==> v8 <==
==> flow/design.v <==
module vedic_2x2 (
    input  [1:0] a,
    input  [1:0] b,
    output [3:0] product
);
    wire [3:0] partial;
    wire c1, c2;
    assign partial[0] = a[0] & b[0];
    assign partial[1] = a[1] & b[0];
    assign partial[2] = a[0] & b[1];
    assign partial[3] = a[1] & b[1];
    assign product[0] = partial[0];
    assign {c1, product[1]} = partial[1] + partial[2];
    assign {c2, product[2]} = partial[3] + c1;
    assign product[3] = c2;
endmodule
module vedic_mult #(
    parameter WIDTH = 8
)(
    input  [WIDTH-1:0] a,
    input  [WIDTH-1:0] b,
    output [2*WIDTH-1:0] product
);
    generate
        if (WIDTH == 2) begin : base_case
            vedic_2x2 v2x2 (
                .a(a),
                .b(b),
                .product(product)
            );
        end else begin : recursive_case
            localparam HALF_WIDTH = WIDTH / 2;
            wire [WIDTH-1:0] q0, q1, q2, q3;
            wire [2*WIDTH-1:0] aligned_q0, aligned_q1, aligned_q2, aligned_q3;
            wire [2*WIDTH-1:0] temp1, temp2;
            vedic_mult #(HALF_WIDTH) m0 (
                .a(a[HALF_WIDTH-1:0]),
                .b(b[HALF_WIDTH-1:0]),
                .product(q0)
            );
            vedic_mult #(HALF_WIDTH) m1 (
                .a(a[WIDTH-1:HALF_WIDTH]),
                .b(b[HALF_WIDTH-1:0]),
                .product(q1)
            );
            vedic_mult #(HALF_WIDTH) m2 (
                .a(a[HALF_WIDTH-1:0]),
                .b(b[WIDTH-1:HALF_WIDTH]),
                .product(q2)
            );
            vedic_mult #(HALF_WIDTH) m3 (
                .a(a[WIDTH-1:HALF_WIDTH]),
                .b(b[WIDTH-1:HALF_WIDTH]),
                .product(q3)
            );
            assign aligned_q0 = {{WIDTH{1'b0}}, q0};
            assign aligned_q1 = {{HALF_WIDTH{1'b0}}, q1, {HALF_WIDTH{1'b0}}};
            assign aligned_q2 = {{HALF_WIDTH{1'b0}}, q2, {HALF_WIDTH{1'b0}}};
            assign aligned_q3 = {q3, {WIDTH{1'b0}}};
            assign temp1 = aligned_q0 + aligned_q1;
            assign temp2 = temp1 + aligned_q2;
            assign product = temp2 + aligned_q3;
        end
    endgenerate
endmodule
module sigmoid_activation #(
    parameter WIDTH = 16,
    parameter FRAC_BITS = 11
)(
    input  signed [WIDTH-1:0] x,
    output [WIDTH-1:0] y
);
    localparam signed [WIDTH-1:0] NEG_THRESHOLD = -(4 << FRAC_BITS);
    localparam signed [WIDTH-1:0] POS_THRESHOLD = (4 << FRAC_BITS);
    localparam [WIDTH-1:0] ZERO_VAL = {WIDTH{1'b0}};
    localparam [WIDTH-1:0] HALF_VAL = (1 << (WIDTH-1));
    localparam [WIDTH-1:0] ONE_VAL  = {WIDTH{1'b1}};
    reg [WIDTH-1:0] y_reg;
    always @(*) begin
        if ($signed(x) < NEG_THRESHOLD)
            y_reg = ZERO_VAL;
        else if ($signed(x) > POS_THRESHOLD)
            y_reg = ONE_VAL;
        else
            y_reg = HALF_VAL + {{3{x[WIDTH-1]}}, x[WIDTH-1:3]};
    end
    assign y = y_reg;
endmodule
module mac_unit #(
    parameter DATA_WIDTH = 8,
    parameter ACCUM_WIDTH = 32,
    parameter OUTPUT_WIDTH = 16,
    parameter USE_SQRT_CSLA = 1,
    parameter ENABLE_ACTIVATION = 1,
    parameter FRAC_BITS = 11
)(
    input  clk,
    input  rst_n,
    input  enable,
    input  clear_acc,
    input  [DATA_WIDTH-1:0] input_data,
    input  [DATA_WIDTH-1:0] weight,
    output [OUTPUT_WIDTH-1:0] mac_out,
    output [OUTPUT_WIDTH-1:0] activated_out,
    output valid,
    output overflow
);
    localparam MULT_WIDTH = 2 * DATA_WIDTH;
    wire [MULT_WIDTH-1:0] mult_result;
    reg [ACCUM_WIDTH-1:0] accumulator;
    reg [ACCUM_WIDTH-1:0] next_acc;
    wire [ACCUM_WIDTH:0] acc_sum;
    reg overflow_reg;
    reg valid_reg;
    vedic_mult #(
        .WIDTH(DATA_WIDTH)
    ) multiplier (
        .a(input_data),
        .b(weight),
        .product(mult_result)
    );
    assign acc_sum = {1'b0, accumulator} + {{(ACCUM_WIDTH-MULT_WIDTH+1){1'b0}}, mult_result};
    always @(*) begin
        if (enable) begin
            if (clear_acc) begin
                next_acc = {{(ACCUM_WIDTH-MULT_WIDTH){1'b0}}, mult_result};
            end else begin
                next_acc = acc_sum[ACCUM_WIDTH-1:0];
            end
        end else if (clear_acc) begin
            next_acc = {ACCUM_WIDTH{1'b0}};
        end else begin
            next_acc = accumulator;
        end
    end
    always @(posedge clk or negedge rst_n) begin
        if (!rst_n)
            accumulator <= {ACCUM_WIDTH{1'b0}};
        else
            accumulator <= next_acc;
    end
    always @(posedge clk or negedge rst_n) begin
        if (!rst_n)
            overflow_reg <= 1'b0;
        else if (clear_acc)
            overflow_reg <= 1'b0;
        else if (enable && acc_sum[ACCUM_WIDTH])
            overflow_reg <= 1'b1;
    end
    assign overflow = overflow_reg;
    assign mac_out = accumulator[OUTPUT_WIDTH-1:0];
    generate
        if (ENABLE_ACTIVATION) begin : gen_activation
            sigmoid_activation #(
                .WIDTH(OUTPUT_WIDTH),
                .FRAC_BITS(FRAC_BITS)
            ) activation (
                .x(mac_out),
                .y(activated_out)
            );
        end else begin : no_activation
            assign activated_out = mac_out;
        end
    endgenerate
    always @(posedge clk or negedge rst_n) begin
        if (!rst_n)
            valid_reg <= 1'b0;
        else
            valid_reg <= enable;
    end
    assign valid = valid_reg;
endmodule
module mac_array #(
    parameter NUM_CHANNELS = 4,
    parameter DATA_WIDTH = 8,
    parameter ACCUM_WIDTH = 32,
    parameter OUTPUT_WIDTH = 16
)(
    input  clk,
    input  rst_n,
    input  [NUM_CHANNELS-1:0] enable,
    input  [NUM_CHANNELS-1:0] clear_acc,
    input  [DATA_WIDTH*NUM_CHANNELS-1:0] input_data,
    input  [DATA_WIDTH*NUM_CHANNELS-1:0] weight,
    output [OUTPUT_WIDTH*NUM_CHANNELS-1:0] mac_out,
    output [OUTPUT_WIDTH*NUM_CHANNELS-1:0] activated_out,
    output [NUM_CHANNELS-1:0] valid,
    output [NUM_CHANNELS-1:0] overflow
);
    genvar i;
    generate
        for (i = 0; i < NUM_CHANNELS; i = i + 1) begin : mac_channels
            mac_unit #(
                .DATA_WIDTH(DATA_WIDTH),
                .ACCUM_WIDTH(ACCUM_WIDTH),
                .OUTPUT_WIDTH(OUTPUT_WIDTH)
            ) mac_inst (
                .clk(clk),
                .rst_n(rst_n),
                .enable(enable[i]),
                .clear_acc(clear_acc[i]),
                .input_data(input_data[DATA_WIDTH*(i+1)-1:DATA_WIDTH*i]),
                .weight(weight[DATA_WIDTH*(i+1)-1:DATA_WIDTH*i]),
                .mac_out(mac_out[OUTPUT_WIDTH*(i+1)-1:OUTPUT_WIDTH*i]),
                .activated_out(activated_out[OUTPUT_WIDTH*(i+1)-1:OUTPUT_WIDTH*i]),
                .valid(valid[i]),
                .overflow(overflow[i])
            );
        end
    endgenerate
endmodule
==> flow/run.sh <==
#!/bin/bash
# the make line also repeats each setting of config.mk as NAME=value (left out here)
make -C /OpenROAD-flow-scripts/flow DESIGN_CONFIG=/design/flow/config.mk WORK_HOME=/design/flow/orfs CLKGATE_MAP_FILE= finish
==> flow/config.mk <==
export PLATFORM = sky130hd
export DESIGN_NAME = mac_array
export DESIGN_NICKNAME = mac_array
export VERILOG_FILES = /design/flow/design.v
export SDC_FILE = /design/flow/constraint.sdc
export NUM_CORES = 4
export LEC_CHECK = 0
export CAP_MARGIN = 20
export CORE_ASPECT_RATIO = 0.5
export CORE_MARGIN = 2
export CORE_UTILIZATION = 72
export CTS_CLUSTER_DIAMETER = 374
export CTS_CLUSTER_SIZE = 99
export PLACE_DENSITY = 0.36
export SETUP_SLACK_MARGIN = -0.44
export SLEW_MARGIN = 20
==> flow/constraint.sdc <==
create_clock -name core_clock -period 4.52 [get_ports {clk}]
set_input_delay 0.9040 -clock core_clock [delete_from_list [all_inputs] [get_ports {clk}]]
set_output_delay 0.9040 -clock core_clock [all_outputs]
set_load 0.01 [all_outputs]
==> v14 (differences from v8) <==
CORE_ASPECT_RATIO = not set   (was 0.5)
CORE_UTILIZATION = 14   (was 72)
CTS_CLUSTER_DIAMETER = not set   (was 374)
CTS_CLUSTER_SIZE = not set   (was 99)
PLACE_DENSITY = not set   (was 0.36)
SETUP_SLACK_MARGIN = not set   (was -0.44)
==> flow/constraint.sdc (replaced) <==
create_clock -name core_clock -period 9.93 [get_ports {clk}]
set_input_delay 1.9860 -clock core_clock [delete_from_list [all_inputs] [get_ports {clk}]]
set_output_delay 1.9860 -clock core_clock [all_outputs]
set_load 0.01 [all_outputs]
==> results.sh <==
# source this file to load flow results
export IMPL_dp_final_hpwl_mm=49.9
export IMPL_status="timing/DRC/antenna clean"
export IMPL_core_area_mm2=0.152
export IMPL_num_rows=143
export IMPL_die_h_um=394
export IMPL_fp_util_pct=14.1
export IMPL_dp_cells=4663
export IMPL_placed_cell_area_mm2=0.0253
export IMPL_place_ws_ns=0.349
export IMPL_chip_area_mm2=0.155
export IMPL_gp_congestion=0.828
Source of the figures above: v14

==> results.sh <==
# yosys + openroad results
export IMPL_error="[ERROR DPL-0038] Utilization greater than 100%, impossible to legalize"
export IMPL_stop_stage="4_1_cts"
export IMPL_status="stopped before the end"
export IMPL_chip_area_mm2=0.0311
export IMPL_gp_congestion=0.954
export IMPL_core_area_mm2=0.0291
Source of the figures above: v8

